// CONV
module  CONV(
	input	wire				clk,
	input	wire				reset,
	output reg 				busy,	
	input	wire				ready,	
	output reg [11:0]	iaddr,
	input	wire [19:0] idata, 		 
	output reg	 			cwr,
	output reg [11:0]	caddr_wr,
	output reg [19:0]	cdata_wr,  
	output reg	 			crd,
	output reg [11:0]	caddr_rd, 
	input	wire [19:0]	cdata_rd,  
	output reg [2:0] 	csel	 
);
For scale: roughly 2,300 cells after synthesis, about 110 I/O pins, about 20,000 um2 of cells after synthesis.
==> flow/config.mk <==
export PLATFORM = sky130hd
export DESIGN_NAME = CONV
export DESIGN_NICKNAME = CONV
export VERILOG_FILES = /design/flow/design.v
export SDC_FILE = /design/flow/constraint.sdc
export NUM_CORES = 4
export LEC_CHECK = 0
export CAP_MARGIN = 20
export CELL_PAD_IN_SITES_GLOBAL_PLACEMENT = 0
export CORE_ASPECT_RATIO = 1.13
export CORE_MARGIN = 2
export CORE_UTILIZATION = 71
export CTS_CLUSTER_DIAMETER = 54
export CTS_CLUSTER_SIZE = 38
export GPL_TIMING_DRIVEN = 1
export MAX_ROUTING_LAYER = met4
export PLACE_DENSITY = 0.65
export SETUP_SLACK_MARGIN = 0.56
export SLEW_MARGIN = 10
export TNS_END_PERCENT = 30
==> flow/constraint.sdc <==
create_clock -name core_clock -period 3.21 [get_ports {clk}]
set_input_delay 0.6420 -clock core_clock [delete_from_list [all_inputs] [get_ports {clk}]]
set_output_delay 0.6420 -clock core_clock [all_outputs]
set_load 0.01 [all_outputs]
run.sh (not shown) runs the stock make flow with config.mk's settings and CLKGATE_MAP_FILE=.
The first run ended with an error in global routing, error ODB-0269.
==> next run, changes <==
Settings changed: CELL_PAD_IN_SITES_GLOBAL_PLACEMENT 0 to not set, CORE_ASPECT_RATIO 1.13 to not set, CORE_UTILIZATION 71 to 68, CTS_CLUSTER_DIAMETER 54 to not set, GPL_TIMING_DRIVEN 1 to not set, PLACE_DENSITY 0.65 to not set, SETUP_SLACK_MARGIN 0.56 to not set, SLEW_MARGIN 10 to 20, TNS_END_PERCENT 30 to not set.
Clock period 3.21 ns to 4.72 ns, I/O delays scaled along.
This time the run went through all stages and came out clean.
Die size climbs by 4.3%.
Area after synthesis does not change.
Synthesized cell count is unchanged.
==> next run, changes <==
Settings changed: CORE_UTILIZATION 68 to 40, CTS_CLUSTER_SIZE 38 to not set, GPL_ROUTABILITY_DRIVEN set to 0, GPL_TIMING_DRIVEN set to 0, MIN_ROUTING_LAYER set to met1, SETUP_SLACK_MARGIN set to 1.87, SLEW_MARGIN 20 to 10, TNS_END_PERCENT set to 50.
Clock period 4.72 ns to 10.0 ns, I/O delays scaled along.
Clock skew barely changes.
Register-to-register slack gains 4.5 ns.
Die area rises by well over a third.
Cell area increases by a few percent.
Core utilization decreases by 30 points.
Worst setup slack improves by 3.5 ns.
Power goes down by well over a third.
==> next run, changes <==
Settings changed: CORE_UTILIZATION 40 to 11, GPL_ROUTABILITY_DRIVEN 0 to not set, GPL_TIMING_DRIVEN 0 to not set, MAX_ROUTING_LAYER met4 to not set, MIN_ROUTING_LAYER met1 to not set, SETUP_SLACK_MARGIN 1.87 to not set, SLEW_MARGIN 10 to 20, TNS_END_PERCENT 50 to not set.
Clock period 10.0 ns to 13.8 ns, I/O delays scaled along.
Effect:
- register-to-register slack gets better by 3.8 ns
- setup slack gets better by 3.5 ns
- worst hold slack gets better by 0.12 ns
- total power came out lower by about 30%
- utilization came out lower by 34 points
- cell area came out higher by about 6%
- combinational power came out lower by about 32%
- clock power came out lower by 32%
==> next run, changes <==
Settings changed: CORE_UTILIZATION 11 to 69, CTS_CLUSTER_SIZE set to 35, SETUP_SLACK_MARGIN set to 0.96, TNS_END_PERCENT set to 5.
Clock period 13.8 ns to 3.23 ns, I/O delays scaled along.
Outcome: This time the run completed and failed the layout checks on negative setup slack. Critical path depth decreases by 1. Wire length went up by a quarter to a third. Combinational power goes up to 6.3 times its value.
==> next run, changes <==
Settings changed: CAP_MARGIN 20 to 15, CELL_PAD_IN_SITES_GLOBAL_PLACEMENT set to 0, CORE_ASPECT_RATIO set to 1.13, CORE_UTILIZATION 69 to 72, CTS_CLUSTER_SIZE 35 to 24, GPL_TIMING_DRIVEN set to 1, HOLD_SLACK_MARGIN set to -0.06, MAX_ROUTING_LAYER set to met4, SETUP_SLACK_MARGIN 0.96 to -0.17, SLEW_MARGIN 20 to 35.
Clock period 3.23 ns to 1.72 ns, I/O delays scaled along.
The new run stopped in clock tree synthesis.
Die area shrinks by 4.1%.
Synthesized area stays the same.
Synthesized cell count stays the same.
Power is estimated from default activity; no workload was simulated.
